== juniper ==
## core
module core(input wire I_clk, 
    input wire I_reset,
    input wire I_irq_active,
    input wire MEM_ready,
    input wire[15:0] MEM_data_in, 
    input wire MEM_data_ready,
    output reg O_irq_ack,
    output reg MEM_exec, 
    output reg MEM_write,
    output reg[1:0] MEM_size, 
    output reg[15:0] MEM_addr, 
    output reg[15:0] MEM_data_out);
Size in the first run: ~2,700 cells after synthesis, about 290 flip-flops, about 0.024 sq mm of cells after synthesis.
export LEC_CHECK = 0
export CAP_MARGIN = 10
export CELL_PAD_IN_SITES_DETAIL_PLACEMENT = 0
export CORE_ASPECT_RATIO = 0.58
export CORE_MARGIN = 5
export CORE_UTILIZATION = 25
export CTS_CLUSTER_DIAMETER = 158
export CTS_CLUSTER_SIZE = 93
export GPL_ROUTABILITY_DRIVEN = 0
export GPL_TIMING_DRIVEN = 1
export MAX_ROUTING_LAYER = met4
export MIN_ROUTING_LAYER = met2
export PLACE_DENSITY_LB_ADDON = 0.14
export SETUP_SLACK_MARGIN = 0.79
export SLEW_MARGIN = 20
create_clock -name core_clock -period 6.04 [get_ports {I_clk}]
run.sh (not shown) runs the stock make flow with config.mk's settings and CLKGATE_MAP_FILE=.
FAIL juniper @ 5_1_grt: tool exited with error
Changes in fjord relative to juniper:
- clearing MIN_ROUTING_LAYER, which used to be met2
- swapping 25 for 68 in CORE_UTILIZATION
- swapping 5 for 2 in CORE_MARGIN
- clearing PLACE_DENSITY_LB_ADDON, which used to be 0.14
- swapping 93 for 20 in CTS_CLUSTER_SIZE
- swapping 10 for 5 in CAP_MARGIN
- clearing CELL_PAD_IN_SITES_DETAIL_PLACEMENT, which used to be 0
- swapping 158 for 28 in CTS_CLUSTER_DIAMETER
- clearing CORE_ASPECT_RATIO, which used to be 0.58
- clearing GPL_ROUTABILITY_DRIVEN, which used to be 0
- swapping 0.79 for 1.06 in SETUP_SLACK_MARGIN
- swapping 6.04 for 3.67 in the clock period (ns, I/O delays scaled along)
--- outcome ---
fjord ends up with a horizontal die dimension that is 230 um lower than in juniper.
5_1_grt: fjord exited with error
The final reports for fjord and juniper show instance count after placement with tap cells included lower in the former.
Diff juniper -> fjord | core outline area | decrease of about 60%
Worst slack after detailed placement in fjord vs juniper: down 1120 ps
Synthesized area: juniper vs fjord identical
Status: mux contribution to synthesized area parity (fjord, juniper)
#### Input delta (amber over fjord)
- CORE_UTILIZATION now 25, was 68
- MIN_ROUTING_LAYER now met2, previously not set
- CTS_CLUSTER_DIAMETER now 183, was 28
- CELL_PAD_IN_SITES_DETAIL_PLACEMENT now 0, previously not set
- CORE_ASPECT_RATIO now 0.58, previously not set
- CORE_MARGIN now 5, was 2
- SETUP_SLACK_MARGIN now 0.79, was 1.06
- CTS_CLUSTER_SIZE now 93, was 20
- PLACE_DENSITY now 0.92, previously not set
- CAP_MARGIN now 10, was 5
- the clock period (ns, I/O delays scaled along) now 6.04, was 3.67
==> results <==
FAIL for each of amber and fjord. Stage in which a tool error killed fjord: 5_1_grt. What ended amber was a tool error in 5_1_grt; the run never finished. Looking only at die size, and setting everything else aside, the higher value of amber and fjord goes to amber. Diff fjord -> amber | floorplan row count | up by more than a quarter. Cmp amber vs fjord: number of CTS-inserted buffers lower in amber. Number of placed instances, taps included was higher in amber than in fjord. Placeable core region on amber is behind fjord. When amber is measured against fjord, its starting density of the core turns out 44 points lower. amber: number of levels the H-tree was split into is 1 lower than what fjord reported. [compare] base=fjord new=amber: instance count of the mapped netlist roughly the same; chip width went up; total placed instance area went up; netlist area before placement closely matched the old numbers.
Inputs modified between amber and xenon:
- CORE_ASPECT_RATIO no longer set, was 0.58
- CTS_CLUSTER_DIAMETER no longer set, was 183
- CORE_MARGIN now 2, was 5
- CAP_MARGIN now 20, was 10
- GPL_TIMING_DRIVEN no longer set, was 1
- PLACE_DENSITY no longer set, was 0.92
- MIN_ROUTING_LAYER no longer set, was met2
- MAX_ROUTING_LAYER no longer set, was met4
- CORE_UTILIZATION now 69, was 25
- SETUP_SLACK_MARGIN no longer set, was 0.79
- CTS_CLUSTER_SIZE no longer set, was 93
- CELL_PAD_IN_SITES_DETAIL_PLACEMENT no longer set, was 0
- the clock period (ns, I/O delays scaled along) now 5.3, was 6.04
Notes after the runs:
xenon ran to completion and came out clean on the timing, DRC and antenna checks. Row count, xenon vs amber: down by more than 10%. From amber to xenon, post-synthesis cell count did not move at all. Going from amber to xenon, post-placement setup slack decreased by 270 ps relative to the old numbers; HPWL reported at the end of detailed placement decreased by about 30% relative to the old numbers; placed cell count decreased by about 22% relative to the old numbers; die height decreased by 23% relative to the old numbers; core outline area decreased by about 64% relative to the old numbers. Comparing amber and xenon, the lower overall chip area is on xenon.

---

core again, from the RTL that the note above started with.
Settings: LEC_CHECK=0, CAP_MARGIN=20, CORE_MARGIN=2, CORE_UTILIZATION=61, SETUP_SLACK_MARGIN=1.5, SLEW_MARGIN=20; clock period 5.23 ns.
Next try:
Settings changed: CORE_UTILIZATION 61 to 40, SETUP_SLACK_MARGIN 1.5 to 1.25.
Clock period 5.23 ns to 5.48 ns, I/O delays scaled along.
After rerunning: Global-route usage decreases by 20 points. Non-clock buffer count decreases by 44. Via count decreases by 6.8%. Setup slack loses 0.062 ns. Wire length decreases by 4.3%. Clock-buffer cell count increases by 10. Core utilization decreases by 24 points. Clock skew decreases by 0.017 ns. Cell count increases by 6.6%.
Next try:
Settings changed: ABC_AREA set to 1, CELL_PAD_IN_SITES_DETAIL_PLACEMENT set to 2, CELL_PAD_IN_SITES_GLOBAL_PLACEMENT set to 2, CORE_ASPECT_RATIO set to 0.52, CORE_MARGIN 2 to 3, CTS_CLUSTER_SIZE set to 72, HOLD_SLACK_MARGIN set to 0.08, SETUP_SLACK_MARGIN 1.25 to not set, SLEW_MARGIN 20 to 25.
Clock period 5.48 ns to 9.51 ns, I/O delays scaled along.
Effect:
- non-clock buffer count falls by 23
- wire length rose by 65%
- register-to-register slack is better by 2.6 ns
- cell area increases by 0.71%
- power went down by 36%
- via count increases by 36%
- clock-buffer cell count fell by 12
- utilization is higher by 0.56 points
- synthesized cell count rose by 35%
- sequential cell count does not change
- sequential share of layout area went down by 0.23 points
Power and IR drop assume default switching activity.
